==> run A: inputs <==
==> flow/design.v <==
`timescale 1ns / 1ps
module Multiplier_25 (
    input  wire               clk,
    input  wire signed [24:0] a,
    input  wire signed [24:0] b,
    output wire signed [49:0] p
);
reg signed [24:0] a_r, b_r;
reg signed [49:0] p_1, p_2, p_3;
always @(posedge clk) begin
    a_r <= a;
    b_r <= b;
    p_1 <= a_r * b_r;
    p_2 <= p_1;
    p_3 <= p_2;
end
assign p = p_3;
endmodule
`timescale 1ns / 1ps
module Power_Spec_Cal(
           input wire clk,
           input wire rst,
           input wire dv,
           input wire [9:0] xk_index,
           input wire [24:0] fft_data_out_re,
           input wire [24:0] fft_data_out_im,
           output reg [49:0] Power_Spec,		 
           output reg data_valid,				 
           output reg dv_FFT					 
       );
reg signed [24:0] fftout_re_d;
reg signed [24:0] fftout_im_d;
wire signed [49:0] re_square;
wire signed [49:0] im_square;
reg [0:2] dv_reg;
always @(posedge clk or posedge rst)
begin : PipelineRegister_process
    if (rst == 1'b1) begin
        fftout_re_d <= 25'sb0;
        fftout_im_d <= 25'sb0;
    end
    else begin
        fftout_re_d <= fft_data_out_re;
        fftout_im_d <= fft_data_out_im;
    end
end
Multiplier_25 Multiplier_RE (
                  .clk(clk),  
                  .a(fftout_re_d),  
                  .b(fftout_re_d),  
                  .p(re_square)  
              );
Multiplier_25 Multiplier_IM (
                  .clk(clk),  
                  .a(fftout_im_d),  
                  .b(fftout_im_d),  
                  .p(im_square)  
              );
always @(posedge clk or posedge rst)
begin
    if(rst == 1)
        Power_Spec <= 0;
    else
        Power_Spec <= re_square + im_square;
end
always @(posedge clk or posedge rst)
begin
    if(rst == 1)
        data_valid <= 0;
    else
        data_valid <= dv_reg[1];
end
always @(posedge clk or posedge rst)
begin
    if(rst == 1)
    begin
        dv_reg[0] <= 0;
        dv_reg[1] <= 0;
        dv_reg[2] <= 0;
    end
    else
    begin
        dv_reg[0] <= (dv & xk_index[9]);	 
        dv_reg[1] <= dv_reg[0];
        dv_reg[2] <= dv_reg[1];
    end
end
always @(posedge clk or posedge rst)
begin
    if(rst == 1)
    begin
        dv_FFT <= 0;
    end
    else
    begin
        dv_FFT <= dv;
    end
end
endmodule
==> flow/run.sh <==
#!/bin/bash
# the make line also repeats each setting of config.mk as NAME=value (left out here)
make -C /OpenROAD-flow-scripts/flow DESIGN_CONFIG=/design/flow/config.mk WORK_HOME=/design/flow/orfs CLKGATE_MAP_FILE= finish
==> flow/config.mk <==
export PLATFORM = sky130hd
export DESIGN_NAME = Power_Spec_Cal
export DESIGN_NICKNAME = Power_Spec_Cal
export VERILOG_FILES = /design/flow/design.v
export SDC_FILE = /design/flow/constraint.sdc
export NUM_CORES = 4
export LEC_CHECK = 0
export ABC_AREA = 0
export CAP_MARGIN = 40
export CELL_PAD_IN_SITES_DETAIL_PLACEMENT = 0
export CELL_PAD_IN_SITES_GLOBAL_PLACEMENT = 1
export CORE_MARGIN = 2
export CORE_UTILIZATION = 52
export CTS_CLUSTER_DIAMETER = 303
export MAX_ROUTING_LAYER = met5
export PLACE_DENSITY = 0.45
export SETUP_SLACK_MARGIN = 1.73
export SLEW_MARGIN = 20
export TNS_END_PERCENT = 20
==> flow/constraint.sdc <==
create_clock -name core_clock -period 8.74 [get_ports {clk}]
set_input_delay 1.7480 -clock core_clock [delete_from_list [all_inputs] [get_ports {clk}]]
set_output_delay 1.7480 -clock core_clock [all_outputs]
set_load 0.01 [all_outputs]
==> run Y (differences from run A) <==
ABC_AREA = not set   (was 0)
CAP_MARGIN = 35   (was 40)
CELL_PAD_IN_SITES_DETAIL_PLACEMENT = not set   (was 0)
CELL_PAD_IN_SITES_GLOBAL_PLACEMENT = not set   (was 1)
CORE_UTILIZATION = 72   (was 52)
CTS_CLUSTER_DIAMETER = not set   (was 303)
MAX_ROUTING_LAYER = not set   (was met5)
PLACE_DENSITY = 0.65   (was 0.45)
SETUP_SLACK_MARGIN = 1.65   (was 1.73)
TNS_END_PERCENT = not set   (was 20)
==> flow/constraint.sdc (replaced) <==
create_clock -name core_clock -period 6.44 [get_ports {clk}]
set_input_delay 1.2880 -clock core_clock [delete_from_list [all_inputs] [get_ports {clk}]]
set_output_delay 1.2880 -clock core_clock [all_outputs]
set_load 0.01 [all_outputs]
==> run K (differences from run A) <==
ABC_AREA = not set   (was 0)
CAP_MARGIN = 20   (was 40)
CELL_PAD_IN_SITES_DETAIL_PLACEMENT = not set   (was 0)
CELL_PAD_IN_SITES_GLOBAL_PLACEMENT = not set   (was 1)
CORE_UTILIZATION = 64   (was 52)
CTS_CLUSTER_DIAMETER = not set   (was 303)
MAX_ROUTING_LAYER = not set   (was met5)
PLACE_DENSITY = not set   (was 0.45)
SETUP_SLACK_MARGIN = 1.33   (was 1.73)
TNS_END_PERCENT = not set   (was 20)
==> flow/constraint.sdc (replaced) <==
create_clock -name core_clock -period 5.41 [get_ports {clk}]
set_input_delay 1.0820 -clock core_clock [delete_from_list [all_inputs] [get_ports {clk}]]
set_output_delay 1.0820 -clock core_clock [all_outputs]
set_load 0.01 [all_outputs]
==> qor summary <==
| item | run Y | run K | run A |
|---|---|---|---|
| Outcome | finished with violations | finished with violations | finished clean |
| Reasons for failing layout checks | setup timing | setup timing | - |
| Routed length on met2 | 73500 um | 64200 um | 60000 um |
| Sum of buffers and inverters on the critical path | 10 | 7 | 4 |
| Met1 GRT Util | 42.8% | 37.5% | 31.5% |
| Site row count | 99 | 105 | 116 |
| Chip Width | 274 um | 290 um | 322 um |
| Floorplan Utilization | 72.3% | 64.3% | 52.4% |
| Number of gates on the worst path with buffers counted | 28 | 25 | 23 |
| Non-clock buffering overhead | 11.9% | 13.5% | 5.41% |
| Die height | 274 um | 290 um | 322 um |
| Non-Filler Instances | 6804 | 7080 | 6594 |
| Data required time of the critical path | 6.98 ns | 5.91 ns | 9.24 ns |
